== run A ==
Design conv_engine, start of the top module:
module conv_engine(
    input         clk,
    input         reset,
    input         en_ctrl,
    output [15:0] s_addr,
    output [15:0] w_addr,
    output [15:0] b_addr,
    input  [7:0]  signal,
    input  [7:0]  weight,
    input  [7:0]  bias,
    output [15:0] save_addr,
    output [7:0]  convout,
    output        en_write,
    output        finish
);
Settings: LEC_CHECK=0, CAP_MARGIN=20, CORE_ASPECT_RATIO=1.43, CORE_MARGIN=2, CORE_UTILIZATION=15, CTS_CLUSTER_SIZE=63, GPL_ROUTABILITY_DRIVEN=1, PLACE_DENSITY=0.57, SETUP_SLACK_MARGIN=-0.24, SLEW_MARGIN=20, TNS_END_PERCENT=15; clock period 5.23 ns.
run.sh (not shown) runs the stock make flow with config.mk's settings and CLKGATE_MAP_FILE=.
Layout checks on run A: not met. Flow itself completed; violations: negative setup slack.
> inputs changed (run A -> run B)
- CTS_CLUSTER_DIAMETER newly set to 359
- CORE_ASPECT_RATIO removed (was 1.43)
- GPL_ROUTABILITY_DRIVEN removed (was 1)
- CTS_CLUSTER_SIZE changed from 63 to 37
- SETUP_SLACK_MARGIN removed (was -0.24)
- TNS_END_PERCENT removed (was 15)
- PLACE_DENSITY removed (was 0.57)
- CORE_UTILIZATION changed from 15 to 68
- the clock period (ns, I/O delays scaled along) changed from 5.23 to 6.05
[summary]
Non-clock buffer count is higher on run A
Re number of buffers added by the clock tree synthesis step: no difference whatsoever between run B and run A.
From run A to run B the numbers moved as follows: total power of the final layout decreased by about 11% relative to the old numbers; filler cell count in the final layout decreased by 88% relative to the old numbers; worst setup slack increased by 0.55 ns relative to the old numbers.
Run B completed end to end; final checks failed (negative setup slack).
Compared to run A, run B has number of cell rows 92 lower.

========
Setup of wip/delta:
Starting RTL as in the previous note.
Settings: LEC_CHECK=0, ABC_AREA=1, CAP_MARGIN=20, CORE_MARGIN=2, CORE_UTILIZATION=72, CTS_CLUSTER_DIAMETER=381, CTS_CLUSTER_SIZE=13, GPL_TIMING_DRIVEN=1, PLACE_DENSITY_LB_ADDON=0.14, SETUP_SLACK_MARGIN=0.36, SLEW_MARGIN=10, TNS_END_PERCENT=70; clock period 2.05 ns.
wip/delta failed in clock tree synthesis with DPL-0038.
Changes in wip/indigo relative to wip/delta:
Settings: CTS_CLUSTER_DIAMETER removed (was 381); HOLD_SLACK_MARGIN newly set to -0.05; CORE_UTILIZATION changed from 72 to 69; SETUP_SLACK_MARGIN removed (was 0.36); PLACE_DENSITY_LB_ADDON changed from 0.14 to 0.11; ABC_AREA changed from 1 to 0; CTS_CLUSTER_SIZE removed (was 13); the clock period (ns, I/O delays scaled along) changed from 2.05 to 5.99.
Results
Comparing wip/indigo and wip/delta, total placed cells including tap cells is higher on wip/delta. Floorplan die height: wip/delta vs wip/indigo — no meaningful difference. Going from wip/delta to wip/indigo, the yosys cell count was found to have gone down by 368. Synthesized cell count in wip/indigo is 368 lower than in wip/delta. Going from wip/delta to wip/indigo, the die area was enlarged. STATUS run=wip/indigo STAGES=ALL_DONE FINAL_CHECKS=FAILED CAUSE=negative setup slack. Relative to wip/delta, share of synthesized cell area in and, or, nand and nor gates has decreased by 1.1 points in wip/indigo.
Relative to wip/indigo, the following input files were edited for wip/amber:
Settings: SETUP_SLACK_MARGIN newly set to 1.53; CORE_UTILIZATION changed from 69 to 71; ABC_AREA changed from 0 to 1; CTS_CLUSTER_SIZE newly set to 76; the clock period (ns, I/O delays scaled along) changed from 5.99 to 5.33.
Results
- wip/amber did not finish; the tool stopped in global routing with error GRT-0232.
- wip/amber vs wip/indigo: summed standard-cell area reported by yosys up in wip/amber
- From wip/indigo to wip/amber the numbers moved as follows: area inside the core boundary now sits at about the same level, AND-OR/OR-AND share of the synthesized area now sits lower, vertical die dimension now sits higher.
- Going from wip/indigo to wip/amber, area after synthesis grows by 660 sq um.
> inputs changed (wip/amber -> wip/umber)
Settings: SETUP_SLACK_MARGIN: 1.53 -> 0.9; CORE_UTILIZATION: 71 -> 70; ABC_AREA: 1 -> 0; PLACE_DENSITY_LB_ADDON: 0.11 -> unset; CTS_CLUSTER_SIZE: 76 -> 13; the clock period (ns, I/O delays scaled along): 5.33 -> 3.13.
Notes after the runs:
wip/umber terminated abnormally: clock tree synthesis reported DPL-0038.
Diff wip/amber -> wip/umber | weighted congestion at the end of routability-driven global placement | down slightly
The post-place instance area of wip/umber is higher than that of wip/amber.
Looking at synthesized area, wip/umber sits about 3.6% below wip/amber.
[wip/umber] fraction of the core area occupied by cells at floorplan fell 0.57 points relative to wip/amber
Diff wip/amber -> wip/umber: compound-gate portion of the synthesized area increased 1.1 points, total die size decreased 2.2%.
Input changes introduced in wip/violet (baseline for comparison: wip/umber):
Settings: a deleted SETUP_SLACK_MARGIN that had been 0.9; a deleted ABC_AREA that had been 0; a deleted HOLD_SLACK_MARGIN that had been -0.05; a deleted CTS_CLUSTER_SIZE that had been 13; a deleted GPL_TIMING_DRIVEN that had been 1; a change of SLEW_MARGIN from 10 to 20; a change of CORE_UTILIZATION from 70 to 44; a deleted TNS_END_PERCENT that had been 70; a change of the clock period (ns, I/O delays scaled along) from 3.13 to 4.51.
Results
Comparing wip/umber against wip/violet, there is no change at all in post-synthesis sequential area ratio. To summarise wip/violet: no stage aborted, but the layout did not pass its checks, failing on negative setup slack. Looking at initial cell density of the core, wip/violet sits 27 points lower than wip/umber does. Compared with wip/umber, wip/violet shows site row count that has gone up by more than a quarter. Summary of wip/violet over wip/umber: post-detailed-placement half-perimeter wirelength shrank by about 16%; floorplan core area grew by 62%; floorplan die height grew by 41 um; number of placed I/O pins held steady; total of flip-flops plus latches after synthesis held steady. In wip/violet, the instance area after placement came out 520 sq um below the value in wip/umber. In wip/violet the overall die width turned out 25% higher than in wip/umber. On overall chip area, the higher figure sits with wip/violet, not wip/umber.

========
conv_engine again, from the RTL that the note above started with.
Design conv_engine, start of the top module:
module conv_engine(
    input         clk,
    input         reset,
    input         en_ctrl,
    output [15:0] s_addr,
    output [15:0] w_addr,
    output [15:0] b_addr,
    input  [7:0]  signal,
    input  [7:0]  weight,
    input  [7:0]  bias,
    output [15:0] save_addr,
    output [7:0]  convout,
    output        en_write,
    output        finish
);
export LEC_CHECK = 0
export CAP_MARGIN = 5
export CORE_ASPECT_RATIO = 0.87
export CORE_MARGIN = 2
export CORE_UTILIZATION = 72
export CTS_CLUSTER_DIAMETER = 376
export HOLD_SLACK_MARGIN = 0.29
export MAX_ROUTING_LAYER = met4
export PLACE_DENSITY = 0.67
export SETUP_SLACK_MARGIN = -0.35
export SLEW_MARGIN = 20
export TNS_END_PERCENT = 5
create_clock -name core_clock -period 5.46 [get_ports {clk}]
The baseline reached the layout checks and failed them: negative setup slack.
Next try:
CAP_MARGIN = 20   (was 5)
CORE_ASPECT_RATIO = unset   (was 0.87)
CORE_UTILIZATION = 40   (was 72)
CTS_CLUSTER_DIAMETER = unset   (was 376)
HOLD_SLACK_MARGIN = unset   (was 0.29)
MAX_ROUTING_LAYER = unset   (was met4)
PLACE_DENSITY = unset   (was 0.67)
SETUP_SLACK_MARGIN = unset   (was -0.35)
TNS_END_PERCENT = unset   (was 5)
clock period = 8.44 ns   (was 5.46 ns; I/O delays follow)
- With this change the flow completed without violations
- combinational power falls by 62%
- count of clock-buffer cells in the layout came out higher by 4
- clock skew came out lower by 0.0062 ns
- worst setup slack gets better by 1.1 ns
- utilization went down by 44 points
- sequential power goes down by 35%
Next try:
CORE_UTILIZATION = 66   (was 40)
CTS_CLUSTER_DIAMETER = 356   (was unset)
CTS_CLUSTER_SIZE = 97   (was unset)
PLACE_DENSITY = 0.35   (was unset)
clock period = 5.1 ns   (was 8.44 ns; I/O delays follow)
=> The new run finished but fails on negative setup slack; worst setup slack loses 1.4 ns; power went up by 150%; count of clock-buffer cells in the layout went down by 4; sequential cell count stays the same; synthesized area does not change; synthesized cell count stays the same; wire length went up by 45%; first-iteration DRC count went up by 130%.
Next try:
ABC_AREA = 1   (was unset)
CORE_UTILIZATION = 72   (was 66)
CTS_CLUSTER_DIAMETER = 371   (was 356)
CTS_CLUSTER_SIZE = 94   (was 97)
clock period = 6.31 ns   (was 5.1 ns; I/O delays follow)
=> This time the run produced a clean layout; hold slack gets worse by 0.027 ns; area after synthesis is higher by 3.8%; design area is lower by 11%; via count is lower by 2.6%; wire length is lower by 21%; setup slack gets better by 1.1 ns; global-route usage is lower by 0.17 points; critical path depth is higher by 2; total power is lower by 26%.
Next try:
ABC_AREA = unset   (was 1)
CORE_UTILIZATION = 40   (was 72)
CTS_CLUSTER_DIAMETER = unset   (was 371)
CTS_CLUSTER_SIZE = unset   (was 94)
PLACE_DENSITY = unset   (was 0.35)
clock period = 5.1 ns   (was 6.31 ns; I/O delays follow)
This time the run reached the layout checks and failed them: negative setup slack.
Cell count grows by 3.6%.
Sequential share of layout area shrinks by 2.2 points.
Design area grows by 14%.
Total power grows by 31%.
Clock power grows by 26%.
Worst setup slack got worse by 0.87 ns.
Register-to-register slack got worse by 0.84 ns.
Routed wire length shrinks by about 2%.
Next try:
CTS_CLUSTER_DIAMETER = 364   (was unset)
GPL_ROUTABILITY_DRIVEN = 0   (was unset)
SLEW_MARGIN = 5   (was 20)
clock period = 10.0 ns   (was 5.1 ns; I/O delays follow)
Now the flow produced a clean layout.
Critical path depth came out lower by 4.
Worst hold slack is about the same.
Final area came out lower by 17%.
Non-clock buffer count came out lower by 304.
Synthesized cell count does not change.
Final cell count came out lower by 10%.
Core utilization came out lower by 9.4 points.
Wire length came out lower by 11%.
First-iteration DRC count came out higher by 4.1%.
Global-route usage came out lower by 1.6 points.
Total power came out lower by 65%.

========
Starting RTL as in the previous note.
export LEC_CHECK = 0
export ABC_AREA = 1
export CAP_MARGIN = 20
export CORE_ASPECT_RATIO = 0.5
export CORE_MARGIN = 2
export CORE_UTILIZATION = 72
export CTS_CLUSTER_DIAMETER = 371
export CTS_CLUSTER_SIZE = 94
export PLACE_DENSITY = 0.35
export SLEW_MARGIN = 20
create_clock -name core_clock -period 4.95 [get_ports {clk}]
The first run ended with an error in global routing (5_1_grt) with GRT-0232.
Edit:
CORE_ASPECT_RATIO = not set   (was 0.5)
CORE_UTILIZATION = 63   (was 72)
CTS_CLUSTER_DIAMETER = not set   (was 371)
clock period = 4.69 ns   (was 4.95 ns; I/O delays follow)
After rerunning: With this change the flow completed and failed the layout checks on setup timing; synthesized cell count is unchanged; die area rises by 14%; synthesized area is unchanged.
Edit:
CORE_ASPECT_RATIO = 0.5   (was not set)
CORE_UTILIZATION = 72   (was 63)
CTS_CLUSTER_DIAMETER = 371   (was not set)
TNS_END_PERCENT = 5   (was not set)
After rerunning:
- This time the run aborted during global routing (5_1_grt) on GRT-0232
- die area goes down by roughly a tenth
- area after synthesis is unchanged
- synthesized cell count stays the same

========
Setup of v6:
conv_engine again, from the RTL that the note above started with.
Settings: LEC_CHECK=0, ABC_AREA=0, CAP_MARGIN=20, CORE_MARGIN=2, CORE_UTILIZATION=72, CTS_CLUSTER_SIZE=13, GPL_TIMING_DRIVEN=1, HOLD_SLACK_MARGIN=-0.05, SETUP_SLACK_MARGIN=0.36, SLEW_MARGIN=10, TNS_END_PERCENT=70; clock period 2.05 ns.
v6 did not finish: a tool error stopped it during clock tree synthesis.
#### Input delta (v4 over v6)
- CTS_CLUSTER_SIZE: 13 -> 99
- CORE_UTILIZATION: 72 -> 59
- PLACE_DENSITY_LB_ADDON: unset -> 0.11
- SETUP_SLACK_MARGIN: 0.36 -> unset
- CTS_CLUSTER_DIAMETER: unset -> 387
- the clock period (ns, I/O delays scaled along): 2.05 -> 5.33
Results
| v4 | all stages done | FAIL | negative setup slack |. v4 vs v6 — die outline height rose 10%. Taking v6 as the reference, in v4 placed instance area fell by 11%; total number of placement rows rose by 11%.
Modified inputs, v37 compared to v4
- CTS_CLUSTER_SIZE: 99 -> 33
- CTS_CLUSTER_DIAMETER: 387 -> unset
- PLACE_DENSITY: unset -> 0.66
- CAP_MARGIN: 20 -> 15
- PLACE_DENSITY_LB_ADDON: 0.11 -> unset
- CORE_UTILIZATION: 59 -> 72
- SETUP_SLACK_MARGIN: unset -> -0.31
- the clock period (ns, I/O delays scaled along): 5.33 -> 5.74
v37: complete, dirty (negative setup slack). Looking at final worst-path setup slack across v37 and v4, the one that comes out lower is v4. Per the comparison of v37 with v4, number of buffers other than clock buffers in the final layout fell about 27%; total power fell 1.0 mW; tap cell instance count fell 66.
Relative to v37, the following input files were edited for v29:
- setting PLACE_DENSITY_LB_ADDON to 0.11 for the first time
- changing GPL_TIMING_DRIVEN from 1 to 0
- removing CTS_CLUSTER_SIZE (formerly 33)
- changing CAP_MARGIN from 15 to 20
- removing SETUP_SLACK_MARGIN (formerly -0.31)
- removing PLACE_DENSITY (formerly 0.66)
- changing CORE_UTILIZATION from 72 to 59
- changing the clock period (ns, I/O delays scaled along) from 5.74 to 5.33
==> comparison <==
- v29 finished all stages; however, its layout fails the closing checks, the failures being negative setup slack.
- The lower reported net switching power of v29 and v37 is in v37.
- Taking v37 as the reference, in v29 arrival time at the worst endpoint lost 0.26 ns, final critical-path setup slack now smaller, cell area increased by 4.8% relative to the old numbers, top fanout value on the critical path rose by 4.
- From v37 to v29 the numbers moved as follows: net switching share of the total power increased 1.7 points, post-detailed-routing wire length rose by 4.4%, detailed placer's ending HPWL up 0.50%.

========
Starting RTL as in the previous note.
Settings: LEC_CHECK=0, ABC_AREA=1, CAP_MARGIN=20, CORE_MARGIN=2, CORE_UTILIZATION=72, CTS_CLUSTER_SIZE=76, GPL_TIMING_DRIVEN=1, HOLD_SLACK_MARGIN=0.29, PLACE_DENSITY_LB_ADDON=0.11, SETUP_SLACK_MARGIN=-0.28, SLEW_MARGIN=10, TNS_END_PERCENT=70; clock period 5.33 ns.
The starting point finished but failed the layout checks on negative setup slack.
Change:
==> flow/config.mk (replaced) <==
export PLATFORM = sky130hd
export DESIGN_NAME = conv_engine
export DESIGN_NICKNAME = conv_engine
export VERILOG_FILES = /design/flow/design.v
export SDC_FILE = /design/flow/constraint.sdc
export NUM_CORES = 4
export LEC_CHECK = 0
export ABC_AREA = 0
export CAP_MARGIN = 20
export CORE_MARGIN = 2
export CORE_UTILIZATION = 49
export CTS_CLUSTER_DIAMETER = 234
export CTS_CLUSTER_SIZE = 98
export GPL_TIMING_DRIVEN = 1
export HOLD_SLACK_MARGIN = -0.05
export PLACE_DENSITY_LB_ADDON = 0.11
export SETUP_SLACK_MARGIN = -0.49
export SLEW_MARGIN = 35
export TNS_END_PERCENT = 5
After rerunning: The changed run produced a layout that fails on negative setup slack. Critical path depth falls by 2. Sequential power fell by about 3%. Total power decreases by 13%. Setup slack gets better by 1.1 ns. Hold slack improves by 0.027 ns. Sequential share of layout area grows by 0.33 points.
Change:
==> flow/config.mk (replaced) <==
export PLATFORM = sky130hd
export DESIGN_NAME = conv_engine
export DESIGN_NICKNAME = conv_engine
export VERILOG_FILES = /design/flow/design.v
export SDC_FILE = /design/flow/constraint.sdc
export NUM_CORES = 4
export LEC_CHECK = 0
export ABC_AREA = 1
export CAP_MARGIN = 20
export CORE_MARGIN = 2
export CORE_UTILIZATION = 69
export CTS_CLUSTER_SIZE = 34
export GPL_TIMING_DRIVEN = 1
export HOLD_SLACK_MARGIN = -0.05
export PLACE_DENSITY_LB_ADDON = 0.11
export SETUP_SLACK_MARGIN = 1.36
export SLEW_MARGIN = 40
export TNS_END_PERCENT = 70
The changed run reached the layout checks and failed them: negative setup slack; clock power rose by about 10%; critical path depth goes up by 4; global-route usage rises by 19 points; total power rises by 51%.
Change:
==> flow/config.mk (replaced) <==
export PLATFORM = sky130hd
export DESIGN_NAME = conv_engine
export DESIGN_NICKNAME = conv_engine
export VERILOG_FILES = /design/flow/design.v
export SDC_FILE = /design/flow/constraint.sdc
export NUM_CORES = 4
export LEC_CHECK = 0
export ABC_AREA = 0
export CAP_MARGIN = 20
export CORE_MARGIN = 7
export CORE_UTILIZATION = 59
export CTS_CLUSTER_DIAMETER = 234
export CTS_CLUSTER_SIZE = 98
export GPL_TIMING_DRIVEN = 1
export HOLD_SLACK_MARGIN = -0.05
export PLACE_DENSITY_LB_ADDON = 0.11
export SETUP_SLACK_MARGIN = 1.05
export SLEW_MARGIN = 10
export TNS_END_PERCENT = 5
=>
- The changed run finished with negative setup slack left
- via count decreases by 31%
- area after synthesis decreases by 3.6%
- wire length decreases by 46%
- power decreases by 34%
No activity file was given, so power comes from the tool's default toggle rates.
